== job 101 ==
==> flow/design.v <==
`timescale 1ns / 1ps
module clockDivider(input clk, rst, output reg clk_out, output tick);
reg [31:0] count; 
parameter n = 20;
always @ (posedge(clk), posedge(rst)) begin 
if (rst == 1'b1)
count <= 32'b0;
else if (count == n-1)
count <= 32'b0;
else
count <= count + 1;
end
always @ (posedge(clk), posedge(rst)) begin
if (rst == 1'b1)
clk_out <= 1'b0;
else if (count == n-1)
  clk_out <= ~clk_out;
else
 clk_out <= clk_out;
end
assign tick = (count == n-1) & ~clk_out;
endmodule
`timescale 1ns / 1ps
module refreshCounter(
input clk,
input rst,
input en,
output reg[1:0] refreshcounter
    );
    always@(posedge clk, posedge rst)
    if (rst)
    refreshcounter <= 2'd0;
    else if (en)
    refreshcounter <= refreshcounter +1; 
endmodule
`timescale 1ns / 1ps
module anodeControl(
input [1:0] refreshcounter,
output reg [3:0] anode
    );
    always @(refreshcounter)
    begin 
    case(refreshcounter)
    2'b00:
      anode= 4'b1110;
    2'b01:
      anode= 4'b1101;
    2'b10:
      anode= 4'b1011;
    2'b11:
      anode= 4'b0111;
      endcase
      end
endmodule
`timescale 1ns / 1ps
module increment(
input clk,
input rst,
input en,
input button,
output reg [3:0]in 
    );
        reg push_f;
       reg push_sync;
       reg push_sync_f;
       wire push_edge;
       always@(posedge clk, posedge rst) begin
       if (rst) begin
           push_f <= 1'b0;
           push_sync <= 1'b0;
       end else if (en) begin
           push_f <= button;
           push_sync <= push_f;    
       end
       end
       always @(posedge clk, posedge rst) begin
       if (rst) begin
           push_sync_f <= 1'b0;
       end else if (en) begin
           push_sync_f <= push_sync;
           end
       end
       assign push_edge = push_sync & ~push_sync_f;
       always @(posedge clk, posedge rst)
       begin
       if(rst)begin
       in<=0;
       end
       else if (en && push_edge)
       begin
          if (in!=9)
          in<=in+1;
          else
          in<=0;
          end
      end
endmodule
module operations(
input clk,
input en,
input [4:0] operation,
input reset,
input [3:0] dig1, dig2, dig3, dig4,
output reg [13:0] result,
output reg  negative_sign,
output reg dot
    );
    reg [7:0] num1, num2;
    always @(posedge clk) begin
      if (en) begin
        if (reset == 1) begin
            num1 <= 0;
            num2 <= 0;
        end
        else begin
            num1 <= (dig1 * 10) + dig2;
            num2 <= (dig3 * 10) + dig4;
        end
      end
    end
    always @(posedge (clk))
     begin
      if (en) begin
        if (reset == 1) begin
            result <= 16'b0;
             negative_sign <= 0;
             dot<=0;
        end
        else if (operation[0] == 1) begin     
            result <= num1 + num2;
             negative_sign <= 0;
             dot<=1;
        end
        else if (operation[1] == 1) begin     
          if (num1==num2) begin
                      result <= 0;
                      negative_sign <= 0;
                      dot<=1;
                  end
            if (num1>num2) begin
                result <= num1 - num2;
                negative_sign <= 0;
                dot<=1;
            end
            if (num2>num1) begin
                result <= num2 - num1;
                negative_sign <=  1;
                dot<=1;
            end
        end
        else if (operation[2] == 1) begin     
            result <= num1 * num2;
             negative_sign <= 0;
             dot<=1;
        end
        else if (operation[3] == 1) begin     
            result <= (num2 == 0) ? 14'd0 : num1 / num2;
             negative_sign <= 0;
            dot<=1;
        end
         else if (operation[4] == 1) begin     
                   result<= (num1 *100) + num2;
                    negative_sign <= 0;
                   dot<=0;
               end
        else
        begin
        result<= (num1 *100) + num2;
        negative_sign <= 0;
        dot<=0;
        end
      end
   end
endmodule
`timescale 1ns / 1ps
module seperate_results(input clk,
input en,
input [13:0] result,
output reg [3:0] final1, final2, final3, final4
    );
    always @(posedge clk) begin
        if (en) begin
        final1<= (result)%10;
        final2<= (result/10)%10;
        final3<= (result/100)%10;
        final4<= (result/1000)%10;
        end
    end
endmodule
module seven_seg(
input clk,
input rst,
input en,
input [3:0] in,
input dot,
output reg [7:0] out
    );
    always @(posedge(clk)) begin
                  if (en) begin
                    case(in)
                        4'b0000:             
                        out[6:0] <= 7'b0000001;    
                        4'b0001:             
                         out[6:0] <= 7'b1001111;
                        4'b0010:             
                         out[6:0] <= 7'b0010010; 
                        4'b0011:             
                         out[6:0] <= 7'b0000110;
                        4'b0100:             
                         out[6:0] <= 7'b1001100;
                        4'b0101:             
                         out[6:0] <= 7'b0100100;
                        4'b0110:             
                         out[6:0] <= 7'b0100000;
                        4'b0111:             
                         out[6:0] <= 7'b0001111;
                        4'b1000:             
                         out[6:0] <= 7'b0000000;
                        4'b1001:             
                         out[6:0] <= 7'b0000100;
                        4'b1010: 
                         out[6:0] <= 7'b1111110;                        
                        default:
                         out[6:0] <= out[6:0];
                    endcase 
                    out[7] <= dot;
                  end
    end
endmodule
`timescale 1ns / 1ps
module BCDcontrol(
input [7:0] digit1,
input [7:0] digit2,
input [7:0] digit3,
input [7:0] digit4,
input [1:0] refreshcounter,
output reg [7:0] outDigit
    );
    always @(*)
        begin 
        case(refreshcounter)
        2'd0:
          outDigit= digit1;
        2'd1:
          outDigit= digit2;
        2'd2:
          outDigit= digit3;
        2'd3:
          outDigit= digit4;
          endcase
          end
endmodule
module topmodule( input clk,
input rst,
output [3:0] anode,
output [7:0] cathode,
input B1, B2, B3, B4,
input [4:0] operation);
wire refreshclock;
wire refreshtick;
wire [1:0] refreshcounter;
wire [3:0] digit1;
wire [3:0] digit2;
wire [3:0] digit3;
wire [3:0] digit4;
wire [7:0] digit1disp;
wire [7:0] digit2disp;
wire [7:0] digit3disp;
wire [7:0] digit4disp;
wire dot;
wire [3:0] final1, final2, final3, final4; 
wire [13:0] result;     
wire negative_sign;                
clockDivider refreshclockGenerator( .clk(clk),.clk_out(refreshclock),.tick(refreshtick),.rst(rst));
refreshCounter counter(.clk(clk),.rst(rst),.en(refreshtick),.refreshcounter(refreshcounter));
anodeControl anodeControl(.refreshcounter(refreshcounter),.anode(anode));
increment case1(.clk(clk), .en(refreshtick), .rst(rst),.button(B1),.in(digit1));
increment case2(.clk(clk), .en(refreshtick), .rst(rst),.button(B2),.in(digit2));
increment case3(.clk(clk), .en(refreshtick), .rst(rst),.button(B3),.in(digit3));
increment case4(.clk(clk), .en(refreshtick), .rst(rst),.button(B4),.in(digit4));
operations operate(.clk(clk), .en(refreshtick),.operation(operation), .reset(rst), .dig1(digit1), .dig2(digit2), .dig3(digit3),.dig4(digit4), .result(result), .negative_sign(negative_sign),.dot(dot));
seperate_results seperate(.clk(clk), .en(refreshtick), .result(result), .final1(final1), .final2(final2), .final3(final3), .final4(final4));
seven_seg display1(.clk(clk), .en(refreshtick),.in(final1),.dot(1'b1),.rst(rst),.out(digit1disp));
seven_seg display2(.clk(clk), .en(refreshtick),.in(final2),.dot(1'b1),.rst(rst),.out(digit2disp));
seven_seg display3(.clk(clk), .en(refreshtick),.in(final3),.dot(dot),.rst(rst),.out(digit3disp));
seven_seg display4(.clk(clk), .en(refreshtick),.in((negative_sign) ? 4'b1010 : final4),.dot(1'b1),.rst(rst),.out(digit4disp)); 
BCDcontrol control(.digit1(digit1disp), .digit2(digit2disp),.digit3(digit3disp), .digit4(digit4disp),.refreshcounter(refreshcounter),.outDigit(cathode));
endmodule
Settings: LEC_CHECK=0, CAP_MARGIN=20, CELL_PAD_IN_SITES_DETAIL_PLACEMENT=2, CELL_PAD_IN_SITES_GLOBAL_PLACEMENT=3, CORE_ASPECT_RATIO=1.24, CORE_MARGIN=2, CORE_UTILIZATION=34, CTS_CLUSTER_DIAMETER=392, CTS_CLUSTER_SIZE=95, GPL_ROUTABILITY_DRIVEN=0, GPL_TIMING_DRIVEN=0, MAX_ROUTING_LAYER=met5, MIN_ROUTING_LAYER=met1, PLACE_DENSITY_LB_ADDON=0.18, SETUP_SLACK_MARGIN=5.0, SLEW_MARGIN=25, TNS_END_PERCENT=75; clock period 44.6 ns.
run.sh (not shown) runs the stock make flow with config.mk's settings and CLKGATE_MAP_FILE=.
### job 101 -> job 102
==> flow/config.mk <==
export PLATFORM = sky130hd
export DESIGN_NAME = topmodule
export DESIGN_NICKNAME = topmodule
export VERILOG_FILES = /design/flow/design.v
export SDC_FILE = /design/flow/constraint.sdc
export NUM_CORES = 4
export LEC_CHECK = 0
export CAP_MARGIN = 20
export CORE_MARGIN = 2
export CORE_UTILIZATION = 40
export SLEW_MARGIN = 20
==> flow/constraint.sdc <==
create_clock -name core_clock -period 32.0 [get_ports {clk}]
set_input_delay 6.4000 -clock core_clock [delete_from_list [all_inputs] [get_ports {clk}]]
set_output_delay 6.4000 -clock core_clock [all_outputs]
set_load 0.01 [all_outputs]
Findings:
| combinational cell fraction of total power | higher: job 101 |. Job 102 against job 101: final sequential cell count was more or less identical, area fraction of clock buffers and clock inverters was more or less identical. Changes observed in job 102 relative to job 101: largest fanout on the critical path rose 4; global-route total usage across every layer fell 3.5 points; number of instances in the placed design fell about 5.4%; worst path required time fell 12.62 ns; final cell count without fillers fell 177. Sum of routed wire length over all layers was higher in job 101 than in job 102. Power drawn by the combinational cells, job 102 vs job 101: up by more than a quarter. Compared with job 101, job 102 is hungrier on power.
Inputs modified between job 102 and job 103:
diff --git a/flow/config.mk b/flow/config.mk
--- a/flow/config.mk
+++ b/flow/config.mk
@@ -6,6 +6,14 @@
 export NUM_CORES = 4
 export LEC_CHECK = 0
-export CAP_MARGIN = 20
+export ABC_AREA = 1
+export CAP_MARGIN = 40
+export CELL_PAD_IN_SITES_GLOBAL_PLACEMENT = 2
+export CORE_ASPECT_RATIO = 0.5
 export CORE_MARGIN = 2
 export CORE_UTILIZATION = 40
+export CTS_CLUSTER_DIAMETER = 165
+export CTS_CLUSTER_SIZE = 92
+export PLACE_DENSITY_LB_ADDON = 0.2
+export SETUP_SLACK_MARGIN = 1.34
 export SLEW_MARGIN = 20
+export TNS_END_PERCENT = 25
--- outcome ---
Chip area in the Yosys report: job 103 vs job 102 down about 1.1%. In the metrics for job 102 and job 103, the one carrying the lower number of non-filler instances in the completed layout is job 102. Summary of job 103 over job 102: detailed-router iteration count before antenna repair lost 2; worst slew slack as a fraction of its limit picked up an extra 17 points. Of job 103 and job 102, it is job 103 that has the lower routed wire length. Status: share of the core filled with cells in the final layout parity (job 102, job 103). Compared job 102 against job 103; register share of the cell area within noise. Required time of the worst setup path: job 102 vs job 103 — no meaningful difference. The worst setup slack of job 103 exceeds that of job 102 by 2.41 ns. Sort job 102 and job 103 by power, ascending, and job 102 comes first. Job 102 has a lower layout-stage area growth over the synthesis result than job 103.
> inputs changed (job 103 -> job 104)
==> flow/config.mk <==
export PLATFORM = sky130hd
export DESIGN_NAME = topmodule
export DESIGN_NICKNAME = topmodule
export VERILOG_FILES = /design/flow/design.v
export SDC_FILE = /design/flow/constraint.sdc
export NUM_CORES = 4
export LEC_CHECK = 0
export ABC_AREA = 0
export CAP_MARGIN = 20
export CELL_PAD_IN_SITES_GLOBAL_PLACEMENT = 2
export CORE_MARGIN = 7
export CORE_UTILIZATION = 15
export CTS_CLUSTER_SIZE = 65
export GPL_ROUTABILITY_DRIVEN = 0
export HOLD_SLACK_MARGIN = -0.07
export PLACE_DENSITY_LB_ADDON = 0.01
export SLEW_MARGIN = 35
export TNS_END_PERCENT = 85
==> comparison <==
Job 104 vs. job 103: post-synthesis instance area now sits higher; post-layout minimum cycle time now sits higher; number of nets in the synthesized netlist now sits lower; die height now sits higher. Changes observed in job 104 relative to job 103: first-pass GRT wire length saw an increase; total stage count of the critical path decreased by about 20% relative to the old numbers; placement row count higher; non-clock inverter count in the final layout saw a decrease. Core utilization: job 104 lower than job 103. Job 104 ended up with AND-OR/OR-AND gates as its dominant kind of combinational cell; job 103 ended up with simple AND/OR/NAND/NOR gates.
Inputs modified between job 104 and job 105:
diff --git a/flow/config.mk b/flow/config.mk
--- a/flow/config.mk
+++ b/flow/config.mk
@@ -10,9 +10,9 @@
 export CELL_PAD_IN_SITES_GLOBAL_PLACEMENT = 2
 export CORE_MARGIN = 7
-export CORE_UTILIZATION = 15
+export CORE_UTILIZATION = 40
 export CTS_CLUSTER_SIZE = 65
 export GPL_ROUTABILITY_DRIVEN = 0
 export HOLD_SLACK_MARGIN = -0.07
 export PLACE_DENSITY_LB_ADDON = 0.01
-export SLEW_MARGIN = 35
-export TNS_END_PERCENT = 85
+export SLEW_MARGIN = 20
+export TNS_END_PERCENT = 75
Findings:
[compare] base=job 104 new=job 105: total routed wirelength -25 mm, leakage component of the power -0.094 nW, clock network contribution to total cell area +0.29 points, layout-stage area growth over the synthesis result -7.7 points, net load switching power -1.3%. Job 105 reports a higher sequential share of layout area than job 104 does.
Power and IR drop assume default switching activity.
